==> build 41 <==
## ALU_Top
module ALU_Top #(parameter Data_In_Width = 16)
(
    input   wire            [Data_In_Width-1 : 0]    A ,      
    input   wire            [Data_In_Width-1 : 0]    B ,      
    input   wire                          [3 : 0]    ALU_FUN,   
    input   wire                                     CLK,
    input   wire                                     RST,
    output  wire      [(2*Data_In_Width)-1 : 0]      Arith_OUT,   
    output  wire                                     Arith_Flag,
    output  wire            [Data_In_Width-1 : 0]    Logic_OUT, 
    output  wire                                     Logic_Flag,
    output  wire                          [1 : 0]    CMP_OUT,
    output  wire                                     CMP_Flag,
    output  wire            [Data_In_Width-1 : 0]    Shift_OUT, 
    output  wire                                     Shift_Flag
);
==> flow/config.mk <==
export PLATFORM = sky130hd
export DESIGN_NAME = ALU_Top
export DESIGN_NICKNAME = ALU_Top
export VERILOG_FILES = /design/flow/design.v
export SDC_FILE = /design/flow/constraint.sdc
export NUM_CORES = 4
export LEC_CHECK = 0
export ABC_AREA = 1
export CAP_MARGIN = 20
export CORE_MARGIN = 2
export CORE_UTILIZATION = 68
export CTS_CLUSTER_SIZE = 96
export PLACE_DENSITY = 0.37
export SLEW_MARGIN = 20
==> flow/constraint.sdc <==
create_clock -name core_clock -period 90.6 [get_ports {CLK}]
set_input_delay 18.1200 -clock core_clock [delete_from_list [all_inputs] [get_ports {CLK}]]
set_output_delay 18.1200 -clock core_clock [all_outputs]
set_load 0.01 [all_outputs]
run.sh (not shown) runs the stock make flow with config.mk's settings and CLKGATE_MAP_FILE=.
==> trial 60: changes against build 41 <==
==> flow/config.mk (replaced) <==
export PLATFORM = sky130hd
export DESIGN_NAME = ALU_Top
export DESIGN_NICKNAME = ALU_Top
export VERILOG_FILES = /design/flow/design.v
export SDC_FILE = /design/flow/constraint.sdc
export NUM_CORES = 4
export LEC_CHECK = 0
export ABC_AREA = 1
export CAP_MARGIN = 5
export CELL_PAD_IN_SITES_GLOBAL_PLACEMENT = 1
export CORE_MARGIN = 2
export CORE_UTILIZATION = 20
export PLACE_DENSITY = 0.93
export SLEW_MARGIN = 0
==> flow/constraint.sdc (replaced) <==
create_clock -name core_clock -period 56.5 [get_ports {CLK}]
set_input_delay 11.3000 -clock core_clock [delete_from_list [all_inputs] [get_ports {CLK}]]
set_output_delay 11.3000 -clock core_clock [all_outputs]
set_load 0.01 [all_outputs]
==> results <==
- Hold slack: build 41 is higher than trial 60 (6.8 ns).
- Build 41 completed, yet does not pass: max-capacitance violations. Trial 60 completed and failed the layout checks on negative setup slack.
- Of trial 60 and build 41, build 41 has the higher first-iteration DRC count (gap 18%, measured against build 41).
- In die size, trial 60 is at 3.4 times the value of build 41.
- Synthesized area is the same in trial 60 and build 41.
- In synthesized cell count, build 41 and trial 60 do not differ.
- Against build 41, the worst setup slack of trial 60 is lower by 23 ns.
- In trial 60 the critical path depth is lower than in build 41, by 18.
==> figures <==
metric                                                     trial 60                    build 41
Final setup margin                                        -20.37 ns                    3.127 ns
Post-detailed-placement cell area                        60,610 µm²                  45,640 µm²
Initial antenna violation count                                  14                           6
Cell resize tally after clock tree synthesis                    294                          56
Number of global-route vias before repair                    49,714                      41,486
Number of placed instances with taps included                11,088                       7,616
Die height                                                 465.9 µm                    254.5 µm
Non-clock buffer count in the final layout                    2,333                         477
Seq/total area                                               2.560%                      3.545%
Result of the run                                   failed layout checks        failed layout checks
Violated checks                                negative setup slack  max-capacitance violations
Total vias in the final route                                52,105                      46,252
MI comb area                                             40,090 µm²                  37,750 µm²
Ratio of routed vias to standard cells                        4.476                       5.927
HPWL after detailed placement                            128,400 µm                  111,900 µm

* * *

==> run M: inputs <==
ALU_Top again, from the RTL that the note above started with.
Design ALU_Top, start of the top module:
module ALU_Top #(parameter Data_In_Width = 16)
(
    input   wire            [Data_In_Width-1 : 0]    A ,      
    input   wire            [Data_In_Width-1 : 0]    B ,      
    input   wire                          [3 : 0]    ALU_FUN,   
    input   wire                                     CLK,
    input   wire                                     RST,
    output  wire      [(2*Data_In_Width)-1 : 0]      Arith_OUT,   
    output  wire                                     Arith_Flag,
    output  wire            [Data_In_Width-1 : 0]    Logic_OUT, 
    output  wire                                     Logic_Flag,
    output  wire                          [1 : 0]    CMP_OUT,
    output  wire                                     CMP_Flag,
    output  wire            [Data_In_Width-1 : 0]    Shift_OUT, 
    output  wire                                     Shift_Flag
);
wire    Arith_Enable;
wire    Logic_Enable;
wire    CMP_Enable;
wire    Shift_Enable;
wire    Over_Flow;
Decoder_2_to_4_Unit ins_Decoder_2_to_4_Unit (
    .alu_fun (ALU_FUN),
    .arith_En (Arith_Enable),
    .logic_En (Logic_Enable),
    .cmp_En (CMP_Enable),
    .shift_En (Shift_Enable)
);
Arithmetic_Unit ins_Arithmetic_Unit (
    .A_in (A),
    .B_in (B),
    .alu_fun (ALU_FUN),
    .CLK_in (CLK),
    .RST_in (RST),
    .arith_En (Arith_Enable),
    .arith_out (Arith_OUT),
  ...
export LEC_CHECK = 0
export CAP_MARGIN = 20
export CORE_MARGIN = 2
export CORE_UTILIZATION = 61
export CTS_CLUSTER_SIZE = 52
export MAX_ROUTING_LAYER = met4
export SLEW_MARGIN = 20
export TNS_END_PERCENT = 5
create_clock -name core_clock -period 73.0 [get_ports {CLK}]
==> run R (differences from run M) <==
==> flow/config.mk (replaced) <==
export PLATFORM = sky130hd
export DESIGN_NAME = ALU_Top
export DESIGN_NICKNAME = ALU_Top
export VERILOG_FILES = /design/flow/design.v
export SDC_FILE = /design/flow/constraint.sdc
export NUM_CORES = 4
export LEC_CHECK = 0
export CAP_MARGIN = 5
export CELL_PAD_IN_SITES_GLOBAL_PLACEMENT = 1
export CORE_MARGIN = 2
export CORE_UTILIZATION = 45
export PLACE_DENSITY = 0.4
export SLEW_MARGIN = 40
==> flow/constraint.sdc (replaced) <==
create_clock -name core_clock -period 56.5 [get_ports {CLK}]
set_input_delay 11.3000 -clock core_clock [delete_from_list [all_inputs] [get_ports {CLK}]]
set_output_delay 11.3000 -clock core_clock [all_outputs]
set_load 0.01 [all_outputs]
==> run C (differences from run M) <==
==> flow/config.mk (replaced) <==
export PLATFORM = sky130hd
export DESIGN_NAME = ALU_Top
export DESIGN_NICKNAME = ALU_Top
export VERILOG_FILES = /design/flow/design.v
export SDC_FILE = /design/flow/constraint.sdc
export NUM_CORES = 4
export LEC_CHECK = 0
export CAP_MARGIN = 20
export CELL_PAD_IN_SITES_DETAIL_PLACEMENT = 2
export CORE_MARGIN = 2
export CORE_UTILIZATION = 40
export GPL_TIMING_DRIVEN = 0
export MIN_ROUTING_LAYER = met2
export SLEW_MARGIN = 20
==> flow/constraint.sdc (replaced) <==
create_clock -name core_clock -period 85.0 [get_ports {CLK}]
set_input_delay 17.0000 -clock core_clock [delete_from_list [all_inputs] [get_ports {CLK}]]
set_output_delay 17.0000 -clock core_clock [all_outputs]
set_load 0.01 [all_outputs]
==> qor summary <==
Post-CTS resize count: run R 192; run C 975; run M 185
Die Span Y: run R 318 um; run C 337 um; run M 273 um
Die Area: run R 101000 um2; run C 113000 um2; run M 74700 um2
Post-detail-place hpwl: run R 165 mm; run C 206 mm; run M 161 mm
Placement Cell Area: run R 64900 um2; run C 48500 um2; run M 62800 um2
Standard-cell row count: run R 115; run C 122; run M 98
Status: run R finished with violations; run C aborted with a tool error; run M aborted with a tool error
Last stage reached: run R -; run C global routing; run M global routing
Violated checks: run R setup timing; run C -; run M -
Post-placement setup slack: run R -19.19 ns; run C -36.27 ns; run M -6.21 ns
RePlAce Congestion: run R 1.03; run C 1.12; run M 1.13
Share of the core filled by cells before placement: run R 45.2%; run C 40.2%; run M 61.8%
Post-CTS setup buffers: run R 70; run C 291; run M 59
Overall die width: run R 318 um; run C 337 um; run M 273 um
Floorplan Core Area: run R 98000 um2; run C 110000 um2; run M 71600 um2
Port Buffers: run R 107; run C 106; run M 107
DP Cell Count: run R 9423; run C 7711; run M 8947
